==> flow/design.v <==
module RstGen(
    input           clk,
    input           asrst_n,
    output wire     srst_n
);
reg  asrst_n_d1, asrst_n_d2;
always @(posedge clk or negedge asrst_n) begin
    if (!asrst_n) begin
        asrst_n_d1 <= 1'b0;
        asrst_n_d2 <= 1'b0;
    end
    else begin
        asrst_n_d1 <= asrst_n;
        asrst_n_d2 <= asrst_n_d1;
    end
end
assign srst_n = asrst_n_d2;
endmodule
module RoundRobinArbiter(
    input wire clk,
    input wire asrst,            
    input wire en,
    input wire [2:0] req_vld,
    output reg [2:0] o_grant
);
reg [2:0] last_grant;            
always @(*) begin
    if (en)
        case (last_grant)
            'b001: begin
                if      (req_vld[1]) o_grant = 3'b010;
                else if (req_vld[2]) o_grant = 3'b100;
                else if (req_vld[0]) o_grant = 3'b001;
                else                 o_grant = 3'b000;
            end
            'b010: begin
                if      (req_vld[2]) o_grant = 3'b100;
                else if (req_vld[0]) o_grant = 3'b001;
                else if (req_vld[1]) o_grant = 3'b010;
                else                 o_grant = 3'b000;
            end
            'b100: begin
                if      (req_vld[0]) o_grant = 3'b001;
                else if (req_vld[1]) o_grant = 3'b010;
                else if (req_vld[2]) o_grant = 3'b100;
                else                 o_grant = 3'b000;
            end
            default: o_grant <= 3'b000;
        endcase
    else
        o_grant <= 3'b000;
end
always @(posedge clk or posedge asrst) begin
    if (asrst) last_grant <= 'b100;
    else if (en && (| req_vld)) begin
        last_grant <= o_grant;
    end
end
endmodule
module SyncFIFO #(
    parameter DEPTH = 192,
    parameter WIDTH = 8
)(
    input                           clk,
    input                           asrst,   
    input                           wren,    
    input           [WIDTH-1:0]     wrdata,  
    output   wire                   full,    
    input                           rden,    
    output   reg    [WIDTH-1:0]     rddata,  
    output   wire                   empty    
);
localparam ADDR_WIDTH = $clog2(DEPTH);       
reg  [WIDTH-1:0] mem [0:DEPTH-1];            
reg  [ADDR_WIDTH-1:0] wrptr;                 
reg  [ADDR_WIDTH-1:0] rdptr;
reg  [ADDR_WIDTH:0] cnt;                     
always @(posedge clk or posedge asrst) begin
    if (asrst) begin
        rdptr  <= 'd0;
        rddata <= 'd0;
    end 
    else if (rden && !empty) begin
        rddata <= mem[rdptr];
        if (rdptr < DEPTH - 1) 
            rdptr <= rdptr + 'd1;
        else rdptr <= 'd0;
    end
end
always @(posedge clk or posedge asrst) begin
    if (asrst) begin
        wrptr <= 'd0;
    end 
    else if (wren && !full) begin
        mem[wrptr] <= wrdata;
        if (wrptr < DEPTH - 1) 
            wrptr <= wrptr + 'd1;
        else wrptr <= 'd0;
    end
end
always @(posedge clk or posedge asrst) begin
    if (asrst) 
        cnt <= 'd0;
    else if ((wren && !full) && !(rden && !empty))
        cnt <= cnt + 'd1;
    else if (!(wren && !full) && (rden && !empty))
        cnt <= cnt - 'd1;
end
assign full = (cnt == DEPTH);
assign empty = (cnt == 0);
endmodule
module SyncFIFO_Bypass #(
    parameter   DEPTH = 8,
    parameter   WIDTH = 64
)(
    input                       CLK,
    input                       Reset,       
    input                       i_WrEn,      
    input       [WIDTH-1:0]     i_WrData,    
    output wire                 o_Valid,     
    output wire [WIDTH-1:0]     o_Data,
    input                       i_Grant,
    output wire                 o_Grant
);
wire                    fifo_wren, fifo_rden;
wire                    fifo_empty;
wire  [WIDTH-1:0]       fifo_wrdata, fifo_rddata;
reg   [WIDTH-1:0]       i_WrData_reg;        
reg                     i_Grant_reg;         
reg                     fifo_empty_reg;      
always @(posedge CLK) begin
    i_WrData_reg <= i_WrData;
    i_Grant_reg  <= i_Grant;
    fifo_empty_reg <= fifo_empty;
end
assign o_Valid = i_Grant_reg;
assign fifo_wren = (i_WrEn && i_Grant && fifo_empty) ? 0 : i_WrEn;
assign fifo_wrdata = i_WrData;
assign fifo_rden = i_Grant;
assign o_Grant = fifo_empty ? i_WrEn : 1;
assign o_Data  = (i_Grant_reg && fifo_empty_reg) ? i_WrData_reg : fifo_rddata;
SyncFIFO #(
    .DEPTH      ( DEPTH         ),
    .WIDTH      ( WIDTH         )
)u_SyncFIFO(
    .clk        ( CLK           ),
    .asrst      ( Reset         ),
    .wren       ( fifo_wren     ),
    .wrdata     ( fifo_wrdata   ),
    .full       (               ),
    .rden       ( fifo_rden     ),
    .rddata     ( fifo_rddata   ),
    .empty      ( fifo_empty    )
);
endmodule
module PassC #(
    parameter WIDTH = 8
)(
    input                       CLK,
    input                       Reset,       
    input                       i_WrEn,      
    input       [WIDTH-1:0]     i_WrData,    
    output reg                  o_Valid,     
    output reg  [WIDTH-1:0]     o_Data,
    input                       i_Grant,
    output wire                 o_Grant
);
assign o_Grant = i_WrEn;
always @(posedge CLK or posedge Reset) begin
    if (Reset)
        o_Valid <= 'd0;
    else
        o_Valid <= i_Grant;
end
always @(posedge CLK or posedge Reset) begin
    if (Reset)
        o_Data  <= 'd0;
    else if (i_Grant)
        o_Data  <= i_WrData;
end
endmodule
module ArbTop #(
    parameter   FIFO_DEPTH = 8,
    parameter   WIDTH = 64
)(
    input                       CLK,
    input                       ASynReset_N,
    input                       i_DataValid_A, i_DataValid_B, i_DataValid_C,
    input       [WIDTH-1:0]     i_DataIn_A,    i_DataIn_B,    i_DataIn_C,
    input                       i_DataGrant_D,
    output wire                 o_DataValid_D,
    output wire [WIDTH-1:0]     o_DataOut_D,
    output wire                 o_DataGrant_A, o_DataGrant_B, o_DataGrant_C
);
wire                SynReset_N;
wire  [2:0]         arb_req, arb_grant;
wire                PassA_DataVld, PassB_DataVld, PassC_DataVld;
wire  [WIDTH-1:0]   PassA_Data,    PassB_Data,    PassC_Data;
assign {o_DataGrant_C, o_DataGrant_B, o_DataGrant_A} = arb_grant;
assign o_DataValid_D = (PassA_DataVld || PassB_DataVld || PassC_DataVld);
assign o_DataOut_D = PassA_DataVld ? PassA_Data :
                     PassB_DataVld ? PassB_Data :
                     PassC_DataVld ? PassC_Data :
                     0;
RstGen u_RstGen(
    .clk        ( CLK           ),
    .asrst_n    ( ASynReset_N   ),
    .srst_n     ( SynReset_N    )
);
RoundRobinArbiter u_RoundRobinArbiter(
    .clk        ( CLK           ),
    .asrst      ( ~SynReset_N   ),
    .en         ( i_DataGrant_D ),
    .req_vld    ( arb_req       ),
    .o_grant    ( arb_grant     )
);
SyncFIFO_Bypass #(
    .DEPTH      ( FIFO_DEPTH    ),
    .WIDTH      ( WIDTH         )
) u_PassA (
    .CLK        ( CLK           ),
    .Reset      ( ~SynReset_N   ),
    .i_Grant    ( arb_grant[0]  ),
    .i_WrEn     ( i_DataValid_A ),
    .i_WrData   ( i_DataIn_A    ),
    .o_Grant    ( arb_req[0]    ),
    .o_Valid    ( PassA_DataVld ),
    .o_Data     ( PassA_Data    )
);
SyncFIFO_Bypass #(
    .DEPTH      ( FIFO_DEPTH    ),
    .WIDTH      ( WIDTH         )
) u_PassB (
    .CLK        ( CLK           ),
    .Reset      ( ~SynReset_N   ),
    .i_Grant    ( arb_grant[1]  ),
    .i_WrEn     ( i_DataValid_B ),
    .i_WrData   ( i_DataIn_B    ),
    .o_Grant    ( arb_req[1]    ),
    .o_Valid    ( PassB_DataVld ),
    .o_Data     ( PassB_Data    )
);
PassC #(
    .WIDTH      ( WIDTH         )
)u_PassC (
    .CLK        ( CLK           ),
    .Reset      ( ~SynReset_N   ),
    .i_Grant    ( arb_grant[2]  ),
    .i_WrEn     ( i_DataValid_C ),
    .i_WrData   ( i_DataIn_C    ),
    .o_Grant    ( arb_req[2]    ),
    .o_Valid    ( PassC_DataVld ),
    .o_Data     ( PassC_Data    )
);
endmodule
==> flow/run.sh <==
#!/bin/bash
# the make line also repeats each setting of config.mk as NAME=value (left out here)
make -C /OpenROAD-flow-scripts/flow DESIGN_CONFIG=/design/flow/config.mk WORK_HOME=/design/flow/orfs CLKGATE_MAP_FILE= finish
==> flow/config.mk <==
export PLATFORM = sky130hd
export DESIGN_NAME = ArbTop
export DESIGN_NICKNAME = ArbTop
export VERILOG_FILES = /design/flow/design.v
export SDC_FILE = /design/flow/constraint.sdc
export NUM_CORES = 4
export LEC_CHECK = 0
export ABC_AREA = 1
export CAP_MARGIN = 20
export CORE_MARGIN = 3
export CORE_UTILIZATION = 72
export CTS_CLUSTER_DIAMETER = 366
export CTS_CLUSTER_SIZE = 17
export PLACE_DENSITY = 0.59
export SETUP_SLACK_MARGIN = -0.12
export SLEW_MARGIN = 15
==> flow/constraint.sdc <==
create_clock -name core_clock -period 2.74 [get_ports {CLK}]
set_input_delay 0.5480 -clock core_clock [delete_from_list [all_inputs] [get_ports {CLK}]]
set_output_delay 0.5480 -clock core_clock [all_outputs]
set_load 0.01 [all_outputs]
==> flow_metrics.tcl, run 1 <==
# flow metrics
set metrics [dict create \
    routed_wirelength_um 139100 \
    path_buffers 2 \
    end_kind "output pin" \
    initCoreUtil 0.7326 \
    wl_per_cell_um 24.17 \
    port_buffers 265 \
    hold_buffers 0 \
    vias 36311 \
    max_freq_ghz 0.3532 \
    crit_path_max_incr_delay_ps 390 \
    async_flop_share 0.1587 \
    path_clk_slew_ps 70 \
    grtUsageTotal 0.3617 \
    synth-edff-count 1024 \
    syn_area_per_cell_um2 11.90 \
    crit_family "AND-OR/OR-AND gates" \
    drt-initial-drc-count 4750 \
    setup_viol 15 \
    p_total_mw 43.37 \
    switching_share 0.2490 \
    netSwitchingPower_mw 10.80 \
    use_met1 0.4899 \
    startpoint "u_PassB.fifo_empty_reg$_DFF_P_" \
    final_net_count 4954 \
    pwr-share-clk 0.301 \
    ant_nets 0 \
    tightest_slew_ps 1006 \
    worstSkewPairLatency_ps 660 \
    p_seq_mw 25.0 \
    gr-usage-met3 0.06028 \
    critPathSlowestCell "dfxtp_4" \
    logic_family "simple AND/OR/NAND/NOR gates" \
    cp_cell_sequence "buf_12, a21oi_1, o21ai_0, a32oi_1, clkdlybuf4s15_1" \
    dr.pass1.iters 6 \
    reg2regPathDepth 13 \
    synth-seq-cells 1374 \
    yosysTopAreaCell "edfxtp_1" \
    xor_area_frac 0.001327 \
    ios 266 \
    die_h_um 276.9 \
    common_cells "nand2_1, edfxtp_1, nand3_1, dfrtp_1, a21oi_1" \
    maxSlewHeadroom 0.3291 \
    timing.critical_path.to "o_DataOut_D[51]" \
    die_x_um 276.9 \
    fp_nets 4665 \
    internal_power_mw 32.57 \
    tool_warnings 57 \
    finalHoldViolations 0 \
    min_path_type "input pin to asynchronous set/reset pin" \
    skew_ps 28.00 \
    clock_path_buffers 3 \
    drv_slew 0 \
    max-vdd-ir-drop_uv 677.8 \
    rows 98 \
    grt-busiest-layer "met2" \
    finalCritPeriodShare 1.033 \
    grt_max_degree 195 \
    max_cap_violations 0 \
    cts_buffers 90 \
    globalplace.congestion 0.9392 \
    crit_required_ps 2190 \
    post-dp-hpwl_um 85620 \
    fillers 3795 \
    viasPerCell 6.308 \
    yosysTopAreaCellShare 0.5822 \
    seq_area_um2 38870 \
    grt_pass1_vias 36196 \
    numClockSinks 1374 \
    seqPwrFrac 0.576 \
    post_dp_cell_area_um2 57810 \
    most_common_cell "nand2_1" \
    cts_tree "built" \
    comb-power_mw 5.30 \
    crit_type "flip-flop to output pin" \
    simple_gate_share 0.1633 \
    ys_cells 4437 \
    cts_root_buf "clkbuf_16" \
    use_met2 0.5890 \
    worstPathArrival_ps 2280 \
    area_growth_pct 14.81 \
    grt_first_pass_wirelength_um 210700 \
    postSynthSeqShare 0.7355 \
    synth_cells 4437 \
    antenna_found_initial 6 \
    period_needed_ps 2832 \
    core_um2 72100 \
    p_clk_mw 13.1 \
    regToRegStartpoint "u_PassB.u_SyncFIFO.cnt[1]$_DFFE_PN0P_" \
    yosysUniqueCellTypes 36 \
    remaining_drc_errors 0 \
    combPwrFrac 0.122 \
    combGateArea_um2 12420 \
    cp_num_cells 5 \
    area_leaders "edfxtp_1, dfrtp_1, nand2_1, dfxtp_1, nand3_1" \
    syn_area_um2 52820 \
    final_area_um2 60640 \
    flop_cell "edfxtp_1" \
    cp-start-kind "flip-flop" \
    synthAoiAreaFrac 0.05759 \
    synthMuxAreaShare 0 \
    htreeDepth 3 \
    status "complete, but fails checks" \
    r2r_end "u_PassB.u_SyncFIFO.mem[6][23]$_DFFE_PP_" \
    top_power_group "sequential cells" \
    synth_adder_area_share 0.007391 \
    grt-ovfl-total 0 \
    worst_slack_ps -91.66 \
    so_faults "setup timing" \
    p_leak_nw 23.53 \
    crit_fanout 40 \
    power_density_nw_per_um2 715.2 \
    ys_area_um2 52820 \
    r2r_setup_slack_ps 140 \
    die_area_um2 76650 \
    yosysWarningCount 6 \
]
## timing repair
item / CTS / global route
pin swaps: 5 / 4
gates cloned: 3 / 0
gates resized: 143 / 49
setup endpoints to repair: 66 / 32
setup buffers: 5 / 4
## cell type report
| class | instances | share of cell area |
|---|---|---|
| Sequential cell | 1374 | 0.6410 |
| Multi-Input combinational cell | 2600 | 0.2047 |
| Timing Repair Buffer | 449 | 0.07748 |
| Clock buffer | 167 | 0.04366 |
| Tap cell | 950 | 0.01960 |
| Inverter | 211 | 0.01314 |
| Clock inverter | 2 | 0.0002270 |
| Antenna cell | 3 | 0.0001238 |
## metrics by stage
step                utilization  hold slack, ps  setup TNS, ps  cells  setup WS (ps)
floorplan                     -           252.4       -1746340   4437          -1705
global placement         0.8017           343.0         -43980   5572         -114.3
detailed placement       0.8017           355.5         -76640   5572         -145.7
CTS                      0.8409           44.38          -3234   5749         -212.9
global route             0.8410           48.79          -3491   5754         -123.8
finish                   0.8411           61.57         -453.3   5756         -91.66
## metal layers
layer / part of all wire / routed length, µm
met1: 0.37 / 50960
met3: 0.10 / 13900
met4: 0.047 / 6506
met5: 0.00030 / 42
met2: 0.49 / 67720
==> run 2: changes to the inputs <==
CORE_MARGIN = 2   (was 3)
CORE_UTILIZATION = 69   (was 72)
CTS_CLUSTER_DIAMETER = default   (was 366)
CTS_CLUSTER_SIZE = default   (was 17)
PLACE_DENSITY = default   (was 0.59)
SETUP_SLACK_MARGIN = default   (was -0.12)
SLEW_MARGIN = 20   (was 15)
clock period = 5.36 ns   (was 2.74 ns; I/O delays follow)
==> flow_metrics.tcl, run 2 <==
# flow metrics
set metrics [dict create \
    die_h_um 280.7 \
    dr.pass1.iters 6 \
    combPwrFrac 0.095 \
    post_cts_buffers 0 \
    fin_tns_setup_ps 0 \
    xor_area_frac 0.001327 \
    finalHoldViolations 0 \
    final_net_count 4876 \
    yosysTopAreaCell "edfxtp_1" \
    postSynthSeqShare 0.7355 \
    skew_ps 31.00 \
    port_buffers 265 \
    wl_met2_um 67060 \
    worstPathArrival_ps 3500 \
    hold_ws_ps 275.5 \
    initCoreUtil 0.6966 \
    area_growth_pct 15.44 \
    end_kind "output pin" \
    clock_path_buffers 3 \
    met3_length_um 14980 \
    p_seq_mw 12.9 \
    synthMuxAreaShare 0 \
    syn_area_per_cell_um2 11.90 \
    cts_root_buf "clkbuf_16" \
    netSwitchingPower_mw 6.073 \
    drt-initial-drc-count 4319 \
    regToRegStartpoint "u_PassA.u_SyncFIFO.rdptr[2]$_DFFE_PN0P_" \
    seq_area_um2 38860 \
    ys_area_um2 52820 \
    crit_family "flip-flops" \
    globalplace.congestion 0.9085 \
    worst_slack_ps 792.3 \
    cp_cell_sequence "o21ai_0, a32oi_1, clkdlybuf4s50_1" \
    p_leak_nw 23.42 \
    ant_nets 0 \
    grt-ovfl-total 0 \
    grt_max_degree 115 \
    crit_fanout 98 \
    status "finished clean" \
    pwr-share-clk 0.381 \
    path_buffers 1 \
    ys_cells 4437 \
    die_area_um2 78780 \
    area_leaders "edfxtp_1, dfrtp_1, nand2_1, dfxtp_1, nand3_1" \
    startpoint "u_PassB.fifo_empty_reg$_DFF_P_" \
    switching_share 0.2474 \
    grt_setup_unrepaired "no" \
    min_path_type "flip-flop to asynchronous set/reset pin" \
    hold_buffers 0 \
    combGateArea_um2 12320 \
    drv_slew 0 \
    worstSkewPairLatency_ps 740 \
    cp_num_cells 3 \
    flop_cell "edfxtp_1" \
    yosysWarningCount 6 \
    fp_nets 4665 \
    seqPwrFrac 0.524 \
    remaining_drc_errors 0 \
    critPathSlowestCell "dfxtp_4" \
    finalCritPeriodShare 0.8522 \
    logic_family "simple AND/OR/NAND/NOR gates" \
    syn_area_um2 52820 \
    htreeDepth 4 \
    grtUsageTotal 0.3565 \
    synth-seq-cells 1374 \
    antenna_found_initial 8 \
    fillers 4396 \
    common_cells "nand2_1, edfxtp_1, nand3_1, dfrtp_1, a21oi_1" \
    tool_warnings 44 \
    r2r_setup_slack_ps 1830 \
    tightest_slew_ps 1103 \
    yosysTopAreaCellShare 0.5822 \
    ios 266 \
    die_x_um 280.7 \
    max_cap_violations 0 \
    r2r_end "u_PassA.u_SyncFIFO.rddata[62]$_DFFE_PN0P_" \
    wirelength_met1_um 53530 \
    cts_tree "built" \
    crit_type "flip-flop to output pin" \
    period_needed_ps 4568 \
    routed_wirelength_um 139200 \
    post-dp-hpwl_um 79700 \
    reg2regPathDepth 10 \
    grt_first_pass_wirelength_um 206600 \
    timing.critical_path.to "o_DataOut_D[26]" \
    vias 35471 \
    wl_per_cell_um 24.24 \
    top_power_group "sequential cells" \
    max-vdd-ir-drop_uv 334.7 \
    async_flop_share 0.1587 \
    cts_buffers 135 \
    yosysUniqueCellTypes 36 \
    numClockSinks 1374 \
    synth-edff-count 1024 \
    max_freq_ghz 0.2189 \
    highest_layer "met5" \
    rows 101 \
    power_density_nw_per_um2 402.7 \
    place_ws_ps 1199 \
    cp-start-kind "flip-flop" \
    cts_resized 0 \
    setup_viol 0 \
    simple_gate_share 0.1633 \
    viasPerCell 6.175 \
    synth_cells 4437 \
    crit_path_max_incr_delay_ps 1080 \
    synthAoiAreaFrac 0.05759 \
    synth_adder_area_share 0.007391 \
    grt_pass1_vias 34300 \
    most_common_cell "nand2_1" \
    crit_required_ps 4290 \
    p_clk_mw 9.36 \
    path_clk_slew_ps 60 \
    maxSlewHeadroom 0.2566 \
    comb-power_mw 2.33 \
    internal_power_mw 18.48 \
    core_um2 75820 \
]
run 2: per-stage QoR:
| step | area [µm²] | power [mW] | instances | util |
|---|---|---|---|---|
| final | 60970 | 24.55 | 5744 | 0.8042 |
| after global routing | 60970 | 25.26 | 5744 | 0.8042 |
| after CTS | 60940 | 24.57 | 5740 | 0.8038 |
| after detailed placement | 56510 | 15.36 | 5488 | 0.7452 |
| after global placement | 56510 | 15.29 | 5488 | 0.7452 |
| after floorplan | 52860 | 14.25 | 4437 | - |
run 2: final cells by class:
class	count	area share
Tap cell	978	0.02007
Multi-Input combinational cell	2600	0.2021
Timing Repair Buffer	326	0.05450
Inverter	211	0.01305
Sequential cell	1374	0.6374
Antenna cell	3	0.0001231
Clock buffer	195	0.06328
Clock inverter	57	0.009501
run 2: routing by layer:
metal  vias to the layer above  global-route usage
met1                     17368              0.4902
met5                         -                   0
met3                       258             0.08089
met2                      1962              0.5742
li1                      15877                   -
met4                         6              0.1159
==> run 3: changes to the inputs <==
ABC_AREA = default   (was 1)
CAP_MARGIN = 10   (was 20)
CORE_UTILIZATION = 72   (was 69)
CTS_CLUSTER_DIAMETER = 364   (was default)
CTS_CLUSTER_SIZE = 15   (was default)
PLACE_DENSITY_LB_ADDON = 0.04   (was default)
SETUP_SLACK_MARGIN = 0.49   (was default)
SLEW_MARGIN = 40   (was 20)
TNS_END_PERCENT = 5   (was default)
clock period = 1.72 ns   (was 5.36 ns; I/O delays follow)
==> flow_metrics.tcl, run 3 <==
# flow metrics
set metrics [dict create \
    core_um2 71360 \
    r2r_end "u_PassC.o_Data[42]$_DFFE_PN0P_" \
    top_power_group "sequential cells" \
    ant_nets 0 \
    status "complete, but fails checks" \
    ys_area_um2 51850 \
    dr.pass1.iters 8 \
    tightest_slew_ps 961.3 \
    end_kind "flip-flop" \
    pwr-share-clk 0.318 \
    cts_root_buf "clkbuf_16" \
    drv_slew 0 \
    post_dp_cell_area_um2 59340 \
    finalCritPeriodShare 1.816 \
    worstPathArrival_ps 3700 \
    crit_fanout 8 \
    skew_ps 32.60 \
    reg2regPathDepth 14 \
    so_faults "setup timing" \
    ios 266 \
    crit_required_ps 2300 \
    crit_type "flip-flop to flip-flop" \
    combPwrFrac 0.137 \
    p_total_mw 72.46 \
    holdPathEnd "u_PassC.o_Data[38]$_DFFE_PN0P_" \
    maxSlewHeadroom 0.3578 \
    yosysWarningCount 6 \
    die_area_um2 74180 \
    ys_cells 2997 \
    routed_wirelength_um 170600 \
    syn_area_um2 51850 \
    worstSkewPairLatency_ps 700 \
    async_flop_share 0.1587 \
    grt_setup_unrepaired "yes" \
    cp_cell_sequence "or4_4, buf_6, o211ai_1, nand4_1, buf_4, buf_6, buf_6, buf_6, buf_6, buf_6, buf_6, buf_12, clkbuf_16, mux2_4" \
    vias 35455 \
    initCoreUtil 0.7266 \
    path_clk_slew_ps 80 \
    fp_nets 3225 \
    rows 98 \
    r2r_setup_slack_ps -1400 \
    timing.critical_path.to "u_PassC.o_Data[42]$_DFFE_PN0P_" \
    grt-ovfl-total 0 \
    synthAoiAreaFrac 0.1048 \
    common_cells "edfxtp_1, mux2_2, dfrtp_1, clkbuf_1, dfxtp_1" \
    p_clk_mw 23.1 \
    min_path_type "input pin to flip-flop" \
    grtUsageTotal 0.4131 \
    startpoint "u_PassA.u_SyncFIFO.cnt[2]$_DFFE_PN0P_" \
    max_freq_ghz 0.3201 \
    critPathSlowestCell "or4_4" \
    synthMuxAreaShare 0.09814 \
    internal_power_mw 54.04 \
    p_leak_nw 23.92 \
    setup_viol 1310 \
    grt_first_pass_wirelength_um 223600 \
    globalplace.congestion 0.9957 \
    yosysTopAreaCellShare 0.5930 \
    simple_gate_share 0.01851 \
    synth-seq-cells 1374 \
    seqPwrFrac 0.544 \
    numClockSinks 1374 \
    placedCellCount 4433 \
    flop_cell "edfxtp_1" \
    synth_cells 2997 \
    p_seq_mw 39.4 \
    yosysUniqueCellTypes 65 \
    logic_family "AND-OR/OR-AND gates" \
    worst_slack_ps -1404 \
    clock_path_buffers 3 \
    power_density_nw_per_um2 1128 \
    utilization 0.9002 \
    grt_pass1_vias 33994 \
    hold_ws_ps 272.6 \
    cp_num_cells 14 \
    crit_family "buffers and inverters" \
    viasPerCell 7.548 \
    cpMostUsedCell "buf_6" \
    final_area_um2 64240 \
    port_buffers 265 \
    cp-start-kind "flip-flop" \
    drt-initial-drc-count 6378 \
    most_common_cell "edfxtp_1" \
    xor_area_frac 0.001689 \
    antenna_found_initial 19 \
    post-dp-hpwl_um 90950 \
    regToRegStartpoint "u_PassA.u_SyncFIFO.cnt[2]$_DFFE_PN0P_" \
    remaining_drc_errors 0 \
    wl_per_cell_um 36.33 \
    synth-edff-count 1024 \
    grt_max_degree 88 \
    synth_adder_area_share 0.007529 \
    path_buffers 10 \
    max_cap_violations 0 \
    die_h_um 272.4 \
    area_growth_pct 23.89 \
    cts_buffers 101 \
    switching_share 0.2541 \
    min_from "i_DataIn_C[38]" \
    max-vdd-ir-drop_uv 1124 \
    crit_path_max_incr_delay_ps 580 \
    comb-power_mw 9.96 \
    yosysTopAreaCell "edfxtp_1" \
    finalHoldViolations 0 \
    die_x_um 272.4 \
    area_leaders "edfxtp_1, dfrtp_1, mux2_2, dfxtp_1, a22o_1" \
    worstHoldPathCells 2 \
    period_needed_ps 3124 \
    htreeDepth 3 \
    netSwitchingPower_mw 18.41 \
    final_cells 4697 \
    syn_area_per_cell_um2 17.30 \
    cts_tree "built" \
    tool_warnings 45 \
    postSynthSeqShare 0.7492 \
    final_net_count 3874 \
]
[run 3: routing by layer]
layer  vias up  track usage  part of all wire
li1      13381            -                 -
met1     17391       0.5681              0.32
met2      3858       0.6503              0.47
met3       809      0.08931              0.15
met4        16       0.1796             0.065
met5         -            0           0.00064
[run 3: through the flow]
step           setup TNS (ps)  setup WS, ps
2_1_floorplan        -3328510         -3336
3_3_place_gp         -1348510         -1563
3_5_place_dp         -1373760         -1579
4_1_cts              -1167030         -1271
5_1_grt              -1212330         -1440
6_report             -1167410         -1404
[run 3: cell type report]
cell class | count | area [µm²]
tap | 950 | 1189
clock buffer | 186 | 2889
inverter | 40 | 152.6
antenna | 14 | 35.03
sequential | 1374 | 38870
timing repair buffer | 748 | 7818
fill | 2455 | 7126
multi-input combinational | 1381 | 13220
clock inverter | 4 | 61.31
[run 3: repair_timing]
action,CTS,global route
resized,292,175
pin swaps,31,35
hold buffers,1,0
cloned,5,11
hold endpoints to repair,2,0
buffers inserted,33,10
setup endpoints to repair,1442,1443
==> run 4: changes to the inputs <==
ABC_AREA = 0   (was default)
CAP_MARGIN = 35   (was 10)
CELL_PAD_IN_SITES_DETAIL_PLACEMENT = 2   (was default)
CORE_MARGIN = 9   (was 2)
CORE_UTILIZATION = 40   (was 72)
CTS_CLUSTER_DIAMETER = 308   (was 364)
CTS_CLUSTER_SIZE = default   (was 15)
HOLD_SLACK_MARGIN = 0.08   (was default)
MAX_ROUTING_LAYER = met4   (was default)
MIN_ROUTING_LAYER = met2   (was default)
PLACE_DENSITY_LB_ADDON = 0.07   (was 0.04)
SETUP_SLACK_MARGIN = default   (was 0.49)
SLEW_MARGIN = 20   (was 40)
TNS_END_PERCENT = 60   (was 5)
clock period = 4.05 ns   (was 1.72 ns; I/O delays follow)
==> flow_metrics.tcl, run 4 <==
# flow metrics
set metrics [dict create \
    yosysWarningCount 6 \
    die_x_um 378.0 \
    finalHoldViolations 0 \
    synth_adder_area_share 0.007529 \
    max_freq_ghz 0.2496 \
    grtUsageTotal 0.3635 \
    simple_gate_share 0.01851 \
    critPathSlowestCell "clkdlybuf4s50_1" \
    synthMuxAreaShare 0.09814 \
    grt_max_degree 113 \
    initCoreUtil 0.4045 \
    setup_viol 0 \
    numClockSinks 1374 \
    cp_num_cells 5 \
    seq_area_um2 38870 \
    flop_cell "edfxtp_1" \
    yosysTopAreaCellShare 0.5930 \
    drt-initial-drc-count 5976 \
    grt-ovfl-total 0 \
    grt_pass1_vias 47702 \
    ant_nets 0 \
    combGateArea_um2 12300 \
    top_power_group "sequential cells" \
    vias 39149 \
    cts_buffers 149 \
    drv_slew 0 \
    status "finished clean" \
    wl_per_cell_um 32.27 \
    final_net_count 3558 \
    crit_family "buffers and inverters" \
    ys_cells 2997 \
    path_buffers 2 \
    grt_first_pass_wirelength_um 243800 \
    syn_area_um2 51850 \
    p_clk_mw 13.6 \
    period_needed_ps 4006 \
    cts_root_buf "clkbuf_16" \
    yosysTopAreaCell "edfxtp_1" \
    combPwrFrac 0.095 \
    post_dp_cell_area_um2 57450 \
    routed_wirelength_um 168400 \
    ios 266 \
    power_density_nw_per_um2 536.9 \
    crit_type "flip-flop to output pin" \
    tightest_slew_ps 1064 \
    dr.pass1.iters 8 \
    core_um2 128200 \
    crit_required_ps 3240 \
    final_area_um2 62540 \
    path_clk_slew_ps 60 \
    die_area_um2 142900 \
    max-vdd-ir-drop_uv 467.9 \
    maxSlewHeadroom 0.2903 \
    synth-seq-cells 1374 \
    fp_nets 3225 \
    grt_setup_unrepaired "no" \
    r2r_setup_slack_ps 710 \
    cts_tree "built" \
    rows 131 \
    cp-start-kind "flip-flop" \
    cp_cell_sequence "buf_12, mux2_2, a221oi_1, a21oi_1, clkdlybuf4s50_1" \
    hold_buffers 0 \
    die_h_um 378.0 \
    regToRegStartpoint "u_PassB.u_SyncFIFO.cnt[1]$_DFFE_PN0P_" \
    viasPerCell 7.500 \
    startpoint "u_PassB.fifo_empty_reg$_DFF_P_" \
    common_cells "edfxtp_1, mux2_2, dfrtp_1, clkbuf_1, dfxtp_1" \
    netSwitchingPower_mw 8.337 \
    synthAoiAreaFrac 0.1048 \
    area_growth_pct 20.61 \
    min_path_type "input pin to asynchronous set/reset pin" \
    max_cap_violations 0 \
    yosysUniqueCellTypes 65 \
    crit_fanout 18 \
    pwr-share-clk 0.406 \
    clock_path_buffers 3 \
    syn_area_per_cell_um2 17.30 \
    p_seq_mw 16.8 \
    timing.critical_path.to "o_DataOut_D[60]" \
    skew_ps 27.21 \
    worstPathArrival_ps 3200 \
    p_total_mw 33.58 \
    reg2regPathDepth 11 \
    xor_area_frac 0.001689 \
    utilization 0.4879 \
    p_leak_nw 22.20 \
    fillers 11517 \
    r2r_end "u_PassA.u_SyncFIFO.cnt[3]$_DFFE_PN0P_" \
    finalCritPeriodShare 0.9891 \
    most_common_cell "edfxtp_1" \
    synth_cells 2997 \
    ys_area_um2 51850 \
    logic_family "AND-OR/OR-AND gates" \
    worstSkewPairLatency_ps 790 \
    internal_power_mw 25.24 \
    end_kind "output pin" \
    synth-edff-count 1024 \
    port_buffers 265 \
    globalplace.congestion 0.9283 \
    tool_warnings 45 \
    htreeDepth 4 \
    antenna_found_initial 0 \
    crit_path_max_incr_delay_ps 570 \
    postSynthSeqShare 0.7492 \
    area_leaders "edfxtp_1, dfrtp_1, mux2_2, dfxtp_1, a22o_1" \
    switching_share 0.2483 \
    comb-power_mw 3.19 \
    seqPwrFrac 0.500 \
    async_flop_share 0.1587 \
    post-dp-hpwl_um 101900 \
    remaining_drc_errors 0 \
]
==> run 4: per-layer routing <==
layer,vias up,global-route usage,share of wire
li1,12715,-,-
met4,0,0.05824,0.048
met1,13007,-,0
met5,-,-,0
met2,12604,0.4142,0.51
met3,823,0.4878,0.44
==> run 4: area by class of cell <==
cell class | count | area share
multi-input combinational | 1381 | 0.1967
inverter | 40 | 0.002401
clock inverter | 56 | 0.008583
antenna | 39 | 0.001561
tap | 1729 | 0.03459
timing repair buffer | 384 | 0.06692
sequential | 1374 | 0.6216
clock buffer | 217 | 0.06766
==> run 4: per-stage QoR <==
stage / std cells / setup TNS, ps / hold WS, ps / worst slack [ps]
2_1_floorplan: 2997 / -494430 / 331.2 / -1006
4_1_cts: 5177 / 0 / 154.2 / 41.71
3_3_place_gp: 4897 / 0 / 339.2 / 81.54
6_report: 5220 / 0 / 186.7 / 44.14
3_5_place_dp: 4900 / 0 / 337.9 / 34.77
5_1_grt: 5181 / 0 / 183.5 / 7.366
==> run 4: repair_timing <==
| action | in CTS | in global routing |
|---|---|---|
| resized | 7 | 18 |
| pin swaps | 0 | 1 |
| buffers inserted | 4 | 0 |
| endpoints found under the setup margin | 19 | 24 |
==> run 5: changes to the inputs <==
ABC_AREA = 1   (was 0)
CAP_MARGIN = 20   (was 35)
CELL_PAD_IN_SITES_DETAIL_PLACEMENT = 1   (was 2)
CELL_PAD_IN_SITES_GLOBAL_PLACEMENT = 0   (was default)
CORE_MARGIN = 5   (was 9)
CTS_CLUSTER_DIAMETER = default   (was 308)
CTS_CLUSTER_SIZE = 62   (was default)
GPL_ROUTABILITY_DRIVEN = 1   (was default)
GPL_TIMING_DRIVEN = 0   (was default)
HOLD_SLACK_MARGIN = 0.07   (was 0.08)
MIN_ROUTING_LAYER = default   (was met2)
PLACE_DENSITY_LB_ADDON = default   (was 0.07)
SETUP_SLACK_MARGIN = 1.16   (was default)
SLEW_MARGIN = 25   (was 20)
TNS_END_PERCENT = 10   (was 60)
clock period = 8.12 ns   (was 4.05 ns; I/O delays follow)
==> flow_metrics.tcl, run 5 <==
# flow metrics
set metrics [dict create \
    tightest_slew_ps 1138 \
    cts_tree "built" \
    post_dp_cell_area_um2 59180 \
    die_x_um 373.4 \
    hold_buffers 0 \
    viasPerCell 5.583 \
    cp_cell_sequence "clkdlybuf4s50_1, nor2_2, nand2_1, nand2_1, nand2_1, inv_1, clkbuf_1, clkdlybuf4s50_1" \
    synth-seq-cells 1374 \
    area_growth_pct 20.95 \
    crit_required_ps 6500 \
    htreeDepth 4 \
    yosysTopAreaCellShare 0.5822 \
    skew_ps 31.95 \
    ys_cells 4437 \
    yosysUniqueCellTypes 36 \
    placedCellCount 6515 \
    grtUsageTotal 0.2617 \
    remaining_drc_errors 0 \
    pwr-share-clk 0.387 \
    max_freq_ghz 0.1706 \
    grt_first_pass_wirelength_um 265300 \
    core_um2 131300 \
    synth_cells 4437 \
    max_cap_violations 0 \
    ios 266 \
    final_net_count 5135 \
    cp_num_cells 8 \
    seqPwrFrac 0.501 \
    power_density_nw_per_um2 263.5 \
    ys_area_um2 52820 \
    yosysTopAreaCell "edfxtp_1" \
    synthMuxAreaShare 0 \
    path_buffers 4 \
    grt-ovfl-total 0 \
    path_clk_slew_ps 60 \
    crit_family "buffers and inverters" \
    finalHoldViolations 0 \
    timing.critical_path.to "o_DataGrant_C" \
    crit_path_max_incr_delay_ps 710 \
    tool_warnings 41 \
    async_flop_share 0.1587 \
    r2r_setup_slack_ps 3480 \
    worstSkewPairLatency_ps 770 \
    maxSlewHeadroom 0.2412 \
    yosysWarningCount 6 \
    clock_path_buffers 3 \
    rows 133 \
    area_leaders "edfxtp_1, dfrtp_1, nand2_1, dfxtp_1, nand3_1" \
    port_buffers 265 \
    grt_setup_unrepaired "no" \
    numClockSinks 1374 \
    p_total_mw 16.83 \
    fp_nets 4665 \
    grt_pass1_vias 40177 \
    p_leak_nw 24.22 \
    drv_slew 0 \
    final_cells 6811 \
    final_area_um2 63890 \
    status "finished clean" \
    cts_resized 0 \
    wl_per_cell_um 26.86 \
    internal_power_mw 12.46 \
    most_common_cell "nand2_1" \
    grt_max_degree 45 \
    postSynthSeqShare 0.7355 \
    switching_share 0.2596 \
    die_area_um2 139400 \
    globalplace.congestion 0.8523 \
    syn_area_per_cell_um2 11.90 \
    cp-start-kind "input pin" \
    comb-power_mw 1.88 \
    cts_buffers 145 \
    combPwrFrac 0.112 \
    fin_tns_setup_ps 0 \
    antenna_found_initial 34 \
    post_cts_buffers 0 \
    regToRegStartpoint "u_PassA.u_SyncFIFO.rdptr[2]$_DFFE_PN0P_" \
    crit_fanout 11 \
    flop_cell "edfxtp_1" \
    p_clk_mw 6.52 \
    die_h_um 373.4 \
    p_seq_mw 8.44 \
    ant_nets 0 \
    post-dp-hpwl_um 127700 \
    routed_wirelength_um 182900 \
    drt-initial-drc-count 4015 \
    xor_area_frac 0.001327 \
    max-vdd-ir-drop_uv 157.5 \
    common_cells "nand2_1, edfxtp_1, nand3_1, dfrtp_1, a21oi_1" \
    syn_area_um2 52820 \
    setup_viol 0 \
    end_kind "output pin" \
    vias 38025 \
    synth_adder_area_share 0.007391 \
    period_needed_ps 5861 \
    min_path_type "flip-flop to asynchronous set/reset pin" \
    worstPathArrival_ps 4240 \
    critPathSlowestCell "clkbuf_1" \
    reg2regPathDepth 13 \
    synthAoiAreaFrac 0.05759 \
    finalCritPeriodShare 0.7218 \
    crit_type "input pin to output pin" \
    simple_gate_share 0.1633 \
    logic_family "simple AND/OR/NAND/NOR gates" \
    cts_root_buf "clkbuf_16" \
    synth-edff-count 1024 \
    top_power_group "sequential cells" \
    cpMostUsedCell "nand2_1" \
    startpoint "i_DataValid_B" \
    initCoreUtil 0.4023 \
    r2r_end "u_PassA.u_SyncFIFO.rddata[14]$_DFFE_PN0P_" \
    dr.pass1.iters 7 \
    netSwitchingPower_mw 4.370 \
]
[run 5: routing by layer]
| metal | part of all wire | GRT usage | wire length [µm] | up-vias |
|---|---|---|---|---|
| met5 | 0 | - | 0 | - |
| met2 | 0.49 | 0.4271 | 89570 | 1795 |
| met1 | 0.39 | 0.3169 | 70760 | 19416 |
| li1 | - | - | - | 16429 |
| met4 | 0.039 | 0.1080 | 7139 | 0 |
| met3 | 0.085 | 0.05805 | 15460 | 385 |
[run 5: per-stage QoR]
stage / utilization / hold WS [ps] / setup slack, ps
floorplan: - / 331.1 / 1268
global placement: 0.4392 / 333.8 / -3714
detailed placement: 0.4507 / 304.7 / 2339
CTS: 0.4861 / 293.2 / 2287
global route: 0.4866 / 299.6 / 2115
finish: 0.4866 / 280.3 / 2259
[run 5: area by class of cell]
class / count / area [µm²]
Fill cell: 13568 / 67410
Sequential cell: 1374 / 38850
Multi-Input combinational cell: 2600 / 12260
Clock buffer: 214 / 4194
Timing Repair Buffer: 323 / 4031
Tap cell: 1755 / 2196
Buffer: 252 / 1054
Inverter: 211 / 792.0
Clock inverter: 57 / 450.4
Antenna cell: 25 / 62.56
==> run 6: changes to the inputs <==
CELL_PAD_IN_SITES_DETAIL_PLACEMENT = default   (was 1)
CELL_PAD_IN_SITES_GLOBAL_PLACEMENT = default   (was 0)
CORE_MARGIN = 2   (was 5)
CORE_UTILIZATION = 72   (was 40)
CTS_CLUSTER_SIZE = 16   (was 62)
GPL_ROUTABILITY_DRIVEN = default   (was 1)
GPL_TIMING_DRIVEN = default   (was 0)
HOLD_SLACK_MARGIN = default   (was 0.07)
MAX_ROUTING_LAYER = default   (was met4)
PLACE_DENSITY_LB_ADDON = 0.2   (was default)
SETUP_SLACK_MARGIN = -0.15   (was 1.16)
SLEW_MARGIN = 30   (was 25)
TNS_END_PERCENT = default   (was 10)
clock period = 2.74 ns   (was 8.12 ns; I/O delays follow)
==> flow_metrics.tcl, run 6 <==
# flow metrics
set metrics [dict create \
    worstSkewPairLatency_ps 730 \
    seqPwrFrac 0.508 \
    syn_area_um2 52820 \
    rows 99 \
    initCoreUtil 0.7252 \
    p_seq_mw 25.1 \
    drv_slew 0 \
    crit_fanout 6 \
    post_dp_cell_area_um2 58160 \
    syn_area_per_cell_um2 11.90 \
    yosysTopAreaCell "edfxtp_1" \
    synthMuxAreaShare 0 \
    yosysUniqueCellTypes 36 \
    logic_family "simple AND/OR/NAND/NOR gates" \
    combPwrFrac 0.119 \
    port_buffers 265 \
    cp-start-kind "flip-flop" \
    power_density_nw_per_um2 787.2 \
    status "complete, but fails checks" \
    wl_per_cell_um 27.24 \
    drt-initial-drc-count 6432 \
    synthAoiAreaFrac 0.05759 \
    common_cells "nand2_1, edfxtp_1, nand3_1, dfrtp_1, a21oi_1" \
    ys_area_um2 52820 \
    critPathSlowestCell "clkdlybuf4s50_1" \
    cpMostUsedCell "buf_4" \
    tightest_slew_ps 1027 \
    vias 39453 \
    die_area_um2 75540 \
    p_clk_mw 18.4 \
    reg2regPathDepth 17 \
    yosysTopAreaCellShare 0.5822 \
    crit_type "flip-flop to output pin" \
    max_cap_violations 0 \
    dr.pass1.iters 9 \
    max_freq_ghz 0.3205 \
    p_leak_nw 24.54 \
    p_total_mw 49.43 \
    startpoint "u_PassB.i_Grant_reg$_DFF_P_" \
    most_common_cell "nand2_1" \
    finalCritPeriodShare 1.139 \
    timing.critical_path.to "o_DataOut_D[17]" \
    final_net_count 5023 \
    synth_cells 4437 \
    place_ws_ps -140.5 \
    remaining_drc_errors 0 \
    cp_cell_sequence "buf_4, nor2_4, buf_12, a21oi_1, a32oi_2, buf_4, clkdlybuf4s50_1" \
    grt_first_pass_wirelength_um 231400 \
    routed_wirelength_um 160000 \
    flop_cell "edfxtp_1" \
    path_clk_slew_ps 70 \
    regToRegStartpoint "u_RoundRobinArbiter.last_grant[1]$_DFFE_PN0P_" \
    post-dp-hpwl_um 88060 \
    ios 266 \
    period_needed_ps 3120 \
    grt_pass1_vias 38843 \
    core_um2 72830 \
    ant_nets 0 \
    crit_path_max_incr_delay_ps 530 \
    fp_nets 4665 \
    area_leaders "edfxtp_1, dfrtp_1, nand2_1, dfxtp_1, nand3_1" \
    grt_setup_unrepaired "yes" \
    path_buffers 4 \
    numClockSinks 1374 \
    cts_buffers 134 \
    maxSlewHeadroom 0.3155 \
    finalHoldViolations 0 \
    async_flop_share 0.1587 \
    crit_family "buffers and inverters" \
    yosysWarningCount 6 \
    cp_num_cells 7 \
    so_faults "setup timing" \
    max-vdd-ir-drop_uv 774.2 \
    area_growth_pct 18.87 \
    end_kind "output pin" \
    r2r_setup_slack_ps 0 \
    die_x_um 274.9 \
    die_h_um 274.9 \
    postSynthSeqShare 0.7355 \
    cts_tree "built" \
    ys_cells 4437 \
    synth_adder_area_share 0.007391 \
    htreeDepth 4 \
    simple_gate_share 0.1633 \
    antenna_found_initial 13 \
    synth-seq-cells 1374 \
    min_path_type "flip-flop to asynchronous set/reset pin" \
    pwr-share-clk 0.373 \
    cts_root_buf "clkbuf_16" \
    worst_slack_ps -380.3 \
    globalplace.congestion 0.8899 \
    skew_ps 26.75 \
    switching_share 0.2566 \
    synth-edff-count 1024 \
    netSwitchingPower_mw 12.68 \
    grt_max_degree 129 \
    utilization 0.8621 \
    final_area_um2 62790 \
    xor_area_frac 0.001327 \
    setup_viol 67 \
    tool_warnings 51 \
    viasPerCell 6.719 \
    r2r_end "u_PassA.u_SyncFIFO.cnt[3]$_DFFE_PN0P_" \
    top_power_group "sequential cells" \
    crit_required_ps 2190 \
    grt-ovfl-total 0 \
    worstPathArrival_ps 2570 \
    grtUsageTotal 0.4184 \
    comb-power_mw 5.88 \
    internal_power_mw 36.74 \
    clock_path_buffers 3 \
]
==> run 6: metal layers <==
layer  up-vias  global-route usage  part of all wire
li1      16182                   -                 -
met1     18870              0.5182              0.32
met2      3643              0.6773              0.48
met3       744              0.1121              0.14
met4        14              0.2324             0.057
met5         -             0.01003            0.0012
==> run 6: layout make-up <==
| class | count | area [µm²] |
|---|---|---|
| sequential | 1374 | 38870 |
| fill | 3112 | 10050 |
| clock buffer | 190 | 3862 |
| multi-input combinational | 2600 | 12530 |
| inverter | 211 | 802.0 |
| tap | 959 | 1200 |
| timing repair buffer | 474 | 4991 |
| clock inverter | 58 | 516.7 |
| antenna | 6 | 15.01 |
==> run 6: what timing repair did <==
action | 4_1_cts | 5_1_grt
hold buffers | 1 | 0
gates cloned | 2 | 2
endpoints found under the hold margin | 2 | 0
buffers inserted | 15 | 11
pin swaps | 19 | 16
gates resized | 274 | 71
endpoints found under the setup margin | 68 | 51
==> run 6: per-stage QoR <==
stage / instances / hold slack [ps] / setup TNS, ps
after floorplan: 4437 / 252.4 / -1746340
after CTS: 5859 / 172.6 / -9324
after detailed placement: 5593 / 174.3 / -68890
final: 5872 / 165.7 / -7127
after global routing: 5872 / 187.1 / -9770
after global placement: 5593 / 181.1 / -47600
==> run 7: changes to the inputs <==
CTS_CLUSTER_SIZE = 89   (was 16)
PLACE_DENSITY = 0.4   (was default)
PLACE_DENSITY_LB_ADDON = default   (was 0.2)
SETUP_SLACK_MARGIN = 0.36   (was -0.15)
clock period = 2.76 ns   (was 2.74 ns; I/O delays follow)
==> flow_metrics.tcl, run 7 <==
# flow metrics
set metrics [dict create \
    postSynthSeqShare 0.7355 \
    pwr-share-clk 0.358 \
    flop_cell "edfxtp_1" \
    routed_wirelength_um 192700 \
    period_needed_ps 3098 \
    path_clk_slew_ps 60 \
    status "complete, but fails checks" \
    finalHoldViolations 0 \
    crit_family "buffers and inverters" \
    combGateArea_um2 13170 \
    cp_num_cells 6 \
    logic_family "simple AND/OR/NAND/NOR gates" \
    internal_power_mw 37.48 \
    power_density_nw_per_um2 781.2 \
    path_buffers 4 \
    startpoint "u_PassA.fifo_empty_reg$_DFF_P_" \
    synthMuxAreaShare 0 \
    die_x_um 274.9 \
    die_h_um 274.9 \
    crit_fanout 19 \
    cp-start-kind "flip-flop" \
    end_kind "output pin" \
    syn_area_um2 52820 \
    synth_cells 4437 \
    cts_buffers 135 \
    post-dp-hpwl_um 88300 \
    grtUsageTotal 0.4323 \
    r2r_end "u_PassB.u_SyncFIFO.rddata[37]$_DFFE_PN0P_" \
    seqPwrFrac 0.485 \
    min_path_type "flip-flop to asynchronous set/reset pin" \
    tightest_slew_ps 1161 \
    grt_first_pass_wirelength_um 237000 \
    combPwrFrac 0.157 \
    hold_ws_ps 227.4 \
    yosysTopAreaCell "edfxtp_1" \
    ys_area_um2 52820 \
    so_faults "setup timing" \
    crit_required_ps 2210 \
    regToRegStartpoint "u_RoundRobinArbiter.last_grant[2]$_DFFE_PN1P_" \
    p_leak_nw 25.84 \
    synthAoiAreaFrac 0.05759 \
    port_buffers 265 \
    drt-initial-drc-count 7776 \
    switching_share 0.2745 \
    p_seq_mw 25.0 \
    max_freq_ghz 0.3228 \
    maxSlewHeadroom 0.2257 \
    yosysTopAreaCellShare 0.5822 \
    antenna_found_initial 14 \
    yosysWarningCount 6 \
    grt_max_degree 147 \
    utilization 0.9081 \
    r2r_setup_slack_ps -40 \
    worstSkewPairLatency_ps 770 \
    crit_path_max_incr_delay_ps 400 \
    cp_cell_sequence "inv_8, buf_12, buf_16, nand2_1, a32oi_1, buf_2" \
    max-vdd-ir-drop_uv 1011 \
    initCoreUtil 0.7252 \
    grt_pass1_vias 38907 \
    xor_area_frac 0.001327 \
    seq_area_um2 38880 \
    core_um2 72830 \
    cts_tree "built" \
    rows 99 \
    htreeDepth 4 \
    globalplace.congestion 0.9110 \
    simple_gate_share 0.1633 \
    most_common_cell "nand2_1" \
    viasPerCell 7.076 \
    synth-edff-count 1024 \
    die_area_um2 75540 \
    common_cells "nand2_1, edfxtp_1, nand3_1, dfrtp_1, a21oi_1" \
    finalCritPeriodShare 1.122 \
    p_clk_mw 18.5 \
    grt-ovfl-total 0 \
    netSwitchingPower_mw 14.18 \
    cts_root_buf "clkbuf_16" \
    syn_area_per_cell_um2 11.90 \
    vias 42575 \
    wl_per_cell_um 32.02 \
    drv_slew 0 \
    yosysUniqueCellTypes 36 \
    grt_setup_unrepaired "yes" \
    clock_path_buffers 3 \
    tool_warnings 58 \
    fp_nets 4665 \
    worst_slack_ps -337.8 \
    crit_type "flip-flop to output pin" \
    comb-power_mw 8.11 \
    critPathSlowestCell "nand2_1" \
    fillers 2558 \
    area_growth_pct 25.22 \
    top_power_group "sequential cells" \
    reg2regPathDepth 12 \
    synth_adder_area_share 0.007391 \
    dr.pass1.iters 20 \
    setup_viol 61 \
    area_leaders "edfxtp_1, dfrtp_1, nand2_1, dfxtp_1, nand3_1" \
    remaining_drc_errors 0 \
    async_flop_share 0.1587 \
    ios 266 \
    timing.critical_path.to "o_DataOut_D[53]" \
    worstPathArrival_ps 2550 \
    synth-seq-cells 1374 \
    ys_cells 4437 \
    final_net_count 5165 \
    ant_nets 0 \
    skew_ps 37.18 \
    max_cap_violations 0 \
    numClockSinks 1374 \
]
run 7: through the flow:
step	setup WS, ps	instances	cell area [µm²]	power (mW)	setup TNS, ps
after detailed placement	-83.31	5603	58270	30.53	-14560
after global routing	-284.7	6013	66130	52.37	-4009
after CTS	-7.948	5916	63990	48.81	-7.948
after global placement	-92.43	5603	58270	30.33	-5488
after floorplan	-1685	4437	52940	27.70	-1725860
final	-337.8	6017	66140	51.67	-3072
run 7: cell type report:
cell class | instances | area share
clock inverters | 43 | 0.005940
clock buffers | 207 | 0.05893
flip-flops and latches | 1374 | 0.5878
diodes | 8 | 0.0003027
inverters | 211 | 0.01243
multi-input cells | 2600 | 0.1990
repair buffers | 615 | 0.1174
well taps | 959 | 0.01814
run 7: metal layers:
metal	share of wire	routed length [µm]	track usage
met3	0.16	30400	0.1108
met1	0.29	56720	0.5354
met5	0.00075	145	0
met4	0.10	19810	0.2834
met2	0.44	85590	0.6845
run 7: what timing repair did:
item | CTS | global route
endpoints found under the setup margin | 623 | 1173
resized | 485 | 197
hold buffers | 1 | 0
hold endpoints to repair | 2 | 0
pin swaps | 52 | 53
setup buffers | 43 | 46
cloned | 19 | 47
==> run 8: changes to the inputs <==
ABC_AREA = default   (was 1)
CORE_UTILIZATION = 66   (was 72)
CTS_CLUSTER_SIZE = default   (was 89)
PLACE_DENSITY = default   (was 0.4)
SETUP_SLACK_MARGIN = 0.79   (was 0.36)
SLEW_MARGIN = 20   (was 30)
clock period = 3.12 ns   (was 2.76 ns; I/O delays follow)
==> flow_metrics.tcl, run 8 <==
# flow metrics
set metrics [dict create \
    status "complete, but fails checks" \
    so_faults "setup timing" \
    numClockSinks 1374 \
    synthAoiAreaFrac 0.1048 \
    setup_viol 19 \
    grt-ovfl-total 0 \
    grt_max_degree 110 \
    drv_slew 0 \
    area_leaders "edfxtp_1, dfrtp_1, mux2_2, dfxtp_1, a22o_1" \
    tool_warnings 52 \
    synthMuxAreaShare 0.09814 \
    finalCritPeriodShare 1.035 \
    hold_ws_ps 53.29 \
    r2r_setup_slack_ps 50 \
    port_buffers 265 \
    ys_cells 2997 \
    p_clk_mw 17.0 \
    crit_path_max_incr_delay_ps 370 \
    regToRegStartpoint "u_PassA.u_SyncFIFO.cnt[1]$_DFFE_PN0P_" \
    combPwrFrac 0.132 \
    cpMostUsedCell "buf_6" \
    fin_tns_setup_ps -698.3 \
    max_cap_violations 0 \
    clock_path_buffers 3 \
    ys_area_um2 51850 \
    worstSkewPairLatency_ps 750 \
    end_kind "output pin" \
    synth-seq-cells 1374 \
    core_um2 77590 \
    critPathSlowestCell "dfxtp_4" \
    antenna_found_initial 14 \
    yosysWarningCount 6 \
    drt-initial-drc-count 5405 \
    rows 102 \
    globalplace.congestion 0.9722 \
    wl_per_cell_um 34.50 \
    crit_fanout 7 \
    grtUsageTotal 0.3792 \
    power_density_nw_per_um2 666.4 \
    p_total_mw 44.59 \
    cts_tree "built" \
    xor_area_frac 0.001689 \
    startpoint "u_PassB.fifo_empty_reg$_DFF_P_" \
    yosysUniqueCellTypes 65 \
    fp_nets 3225 \
    top_power_group "sequential cells" \
    path_buffers 5 \
    combGateArea_um2 13990 \
    grt_first_pass_wirelength_um 222000 \
    crit_required_ps 2500 \
    max-vdd-ir-drop_uv 723.9 \
    syn_area_um2 51850 \
    postSynthSeqShare 0.7492 \
    most_common_cell "edfxtp_1" \
    cts_buffers 136 \
    period_needed_ps 3229 \
    logic_family "AND-OR/OR-AND gates" \
    seq_area_um2 38880 \
    synth_cells 2997 \
    cts_root_buf "clkbuf_16" \
    initCoreUtil 0.6682 \
    timing.critical_path.to "o_DataOut_D[40]" \
    max_freq_ghz 0.3097 \
    routed_wirelength_um 163200 \
    final_net_count 3794 \
    cp_cell_sequence "buf_6, buf_12, buf_8, mux2_4, a221oi_4, buf_4, a21oi_4, buf_6" \
    path_clk_slew_ps 70 \
    crit_type "flip-flop to output pin" \
    yosysTopAreaCell "edfxtp_1" \
    reg2regPathDepth 13 \
    htreeDepth 4 \
    die_area_um2 80820 \
    ios 266 \
    finalHoldViolations 0 \
    die_x_um 284.3 \
    flop_cell "edfxtp_1" \
    cp-start-kind "flip-flop" \
    seqPwrFrac 0.487 \
    netSwitchingPower_mw 10.99 \
    post-dp-hpwl_um 85380 \
    syn_area_per_cell_um2 17.30 \
    synth_adder_area_share 0.007529 \
    ant_nets 0 \
    area_growth_pct 29.05 \
    grt_pass1_vias 32770 \
    async_flop_share 0.1587 \
    grt_setup_unrepaired "yes" \
    die_h_um 284.3 \
    p_seq_mw 21.7 \
    min_path_type "input pin to asynchronous set/reset pin" \
    yosysTopAreaCellShare 0.5930 \
    vias 33442 \
    comb-power_mw 5.89 \
    crit_family "buffers and inverters" \
    worst_slack_ps -109.0 \
    dr.pass1.iters 8 \
    remaining_drc_errors 0 \
    worstPathArrival_ps 2600 \
    synth-edff-count 1024 \
    p_leak_nw 24.47 \
    switching_share 0.2465 \
    simple_gate_share 0.01851 \
    r2r_end "u_PassB.u_SyncFIFO.cnt[3]$_DFFE_PN0P_" \
    skew_ps 30.03 \
    pwr-share-clk 0.381 \
    internal_power_mw 33.60 \
    tightest_slew_ps 882.9 \
    common_cells "edfxtp_1, mux2_2, dfrtp_1, clkbuf_1, dfxtp_1" \
    maxSlewHeadroom 0.4114 \
    viasPerCell 7.069 \
    cp_num_cells 8 \
    fillers 3304 \
]
## run 8: repair_timing
item,in CTS,in global routing
setup endpoints to repair,1284,1283
resized,576,191
pin swaps,53,51
setup buffers,85,42
hold buffers,0,0
gates cloned,28,17
## run 8: cell type report
cell class | count | area share
Antenna cell | 9 | 0.0003366
Clock buffer | 186 | 0.05596
Clock inverter | 68 | 0.01393
Inverter | 40 | 0.002319
Multi-Input combinational cell | 1381 | 0.2091
Sequential cell | 1374 | 0.5810
Tap cell | 1040 | 0.01945
Timing Repair Buffer | 633 | 0.1179
## run 8: stage by stage
stage | cell area [µm²] | instances | util | setup slack (ps)
finish | 66920 | 4731 | 0.8624 | -109.0
global placement | 57640 | 4296 | 0.7429 | -400.5
global route | 66910 | 4727 | 0.8622 | -113.6
detailed placement | 57640 | 4296 | 0.7429 | -417.3
CTS | 65260 | 4663 | 0.8411 | -85.35
floorplan | 52030 | 2997 | - | -1935
## run 8: metal layers
layer / routed length, µm / vias up / share of wire / GRT usage
li1: - / 13285 / - / -
met1: 59360 / 17041 / 0.36 / 0.5434
met2: 76780 / 2696 / 0.47 / 0.5885
met3: 21000 / 406 / 0.13 / 0.09021
met4: 5987 / 14 / 0.037 / 0.1129
met5: 88 / - / 0.00054 / 0
==> run 9: changes to the inputs <==
CORE_ASPECT_RATIO = 0.71   (was default)
CORE_UTILIZATION = 72   (was 66)
CTS_CLUSTER_DIAMETER = 364   (was default)
CTS_CLUSTER_SIZE = 15   (was default)
PLACE_DENSITY_LB_ADDON = 0.04   (was default)
SETUP_SLACK_MARGIN = 0.24   (was 0.79)
SLEW_MARGIN = 40   (was 20)
clock period = 1.72 ns   (was 3.12 ns; I/O delays follow)
==> flow_metrics.tcl, run 9 <==
# flow metrics
set metrics [dict create \
    tool_warnings 47 \
    timing.critical_path.to "o_DataOut_D[36]" \
    placedCellCount 4399 \
    min_from "i_DataIn_C[34]" \
    async_flop_share 0.1587 \
    seqPwrFrac 0.519 \
    die_h_um 230.1 \
    place_ws_ps -1632 \
    logic_family "AND-OR/OR-AND gates" \
    xor_area_frac 0.001689 \
    setup_viol 1310 \
    syn_area_um2 51850 \
    post_dp_cell_area_um2 59060 \
    initCoreUtil 0.7314 \
    clock_path_buffers 3 \
    yosysWarningCount 6 \
    ys_area_um2 51850 \
    finalHoldViolations 0 \
    synthMuxAreaShare 0.09814 \
    cts_tree "built" \
    worst_slack_ps -1681 \
    fp_nets 3225 \
    comb-power_mw 12.7 \
    switching_share 0.2759 \
    port_buffers 265 \
    ys_cells 2997 \
    r2r_end "u_PassA.u_SyncFIFO.rddata[58]$_DFFE_PN0P_" \
    yosysTopAreaCell "edfxtp_1" \
    crit_fanout 6 \
    dr.pass1.iters 12 \
    seq_area_um2 38870 \
    synth_adder_area_share 0.007529 \
    drt-initial-drc-count 10010 \
    grt_pass1_vias 34478 \
    cts_buffers 101 \
    grtUsageTotal 0.4247 \
    finalCritPeriodShare 1.978 \
    drv_slew 0 \
    synth-edff-count 1024 \
    period_needed_ps 3401 \
    crit_required_ps 1380 \
    max_cap_violations 0 \
    regToRegStartpoint "u_PassA.u_SyncFIFO.rdptr[0]$_DFFE_PN0P_" \
    fillers 1641 \
    synth_cells 2997 \
    internal_power_mw 55.42 \
    final_cells 4797 \
    synthAoiAreaFrac 0.1048 \
    ant_nets 0 \
    worstPathArrival_ps 3060 \
    final_area_um2 66650 \
    cts_root_buf "clkbuf_16" \
    p_clk_mw 24.2 \
    reg2regPathDepth 7 \
    cp_cell_sequence "buf_12, buf_12, buf_16, buf_6, mux2_4, a221oi_2, buf_4, a21oi_4, buf_6" \
    crit_family "buffers and inverters" \
    grt_setup_unrepaired "yes" \
    p_leak_nw 24.62 \
    combGateArea_um2 13820 \
    most_common_cell "edfxtp_1" \
    max_freq_ghz 0.2940 \
    vias 39961 \
    netSwitchingPower_mw 21.12 \
    r2r_setup_slack_ps -1560 \
    path_clk_slew_ps 90 \
    postSynthSeqShare 0.7492 \
    min_path_type "input pin to flip-flop" \
    power_density_nw_per_um2 1148 \
    p_seq_mw 39.7 \
    startpoint "u_PassB.fifo_empty_reg$_DFF_P_" \
    cp-start-kind "flip-flop" \
    remaining_drc_errors 0 \
    path_buffers 6 \
    holdPathEnd "u_PassC.o_Data[34]$_DFFE_PN0P_" \
    combPwrFrac 0.165 \
    area_leaders "edfxtp_1, dfrtp_1, mux2_2, dfxtp_1, a22o_1" \
    ios 266 \
    so_faults "setup timing" \
    cp_num_cells 9 \
    tightest_slew_ps 1180 \
    crit_type "flip-flop to output pin" \
    die_area_um2 74210 \
    routed_wirelength_um 211000 \
    grt_max_degree 106 \
    post-dp-hpwl_um 88850 \
    wl_per_cell_um 43.98 \
    worstSkewPairLatency_ps 750 \
    numClockSinks 1374 \
    globalplace.congestion 0.9038 \
    rows 82 \
    yosysTopAreaCellShare 0.5930 \
    maxSlewHeadroom 0.2132 \
    status "complete, but fails checks" \
    syn_area_per_cell_um2 17.30 \
    die_x_um 322.5 \
    end_kind "output pin" \
    yosysUniqueCellTypes 65 \
    grt-ovfl-total 0 \
    synth-seq-cells 1374 \
    p_total_mw 76.54 \
    crit_path_max_incr_delay_ps 580 \
    max-vdd-ir-drop_uv 1060 \
    skew_ps 42.33 \
    worstHoldPathCells 2 \
    core_um2 70900 \
    final_net_count 3954 \
    flop_cell "edfxtp_1" \
    simple_gate_share 0.01851 \
    common_cells "edfxtp_1, mux2_2, dfrtp_1, clkbuf_1, dfxtp_1" \
    antenna_found_initial 20 \
    top_power_group "sequential cells" \
    grt_first_pass_wirelength_um 228200 \
    pwr-share-clk 0.316 \
    htreeDepth 3 \
    viasPerCell 8.330 \
    area_growth_pct 28.54 \
    critPathSlowestCell "a221oi_2" \
]
==> run 9: area by class of cell <==
| cell class | instances | area share |
|---|---|---|
| Antenna cell | 19 | 0.0007134 |
| Clock buffer | 188 | 0.04410 |
| Clock inverter | 1 | 0.0001314 |
| Inverter | 40 | 0.002328 |
| Multi-Input combinational cell | 1382 | 0.2073 |
| Sequential cell | 1374 | 0.5833 |
| Tap cell | 966 | 0.01813 |
| Timing Repair Buffer | 827 | 0.1440 |
==> run 9: per-stage QoR <==
stage,utilization,setup TNS (ps),hold WS (ps)
after floorplan,-,-2746600,48.41
after global placement,0.8330,-1264070,335.5
after detailed placement,0.8330,-1326940,346.5
after CTS,0.9018,-1059590,266.4
after global routing,0.9398,-1381680,246.2
final,0.9401,-1406200,230.9
==> run 9: what timing repair did <==
action,4_1_cts,5_1_grt
pin swaps,59,50
endpoints found under the hold margin,2,0
gates cloned,13,56
endpoints found under the setup margin,1310,1311
hold buffers,1,0
resized,575,169
buffers inserted,46,74
==> run 9: routing by layer <==
metal	wire length [µm]	track usage
met1	61570	0.5885
met3	39410	0.1026
met4	22740	0.1936
met5	207	0
met2	87060	0.6502
No activity file was given, so power comes from the tool's default toggle rates.
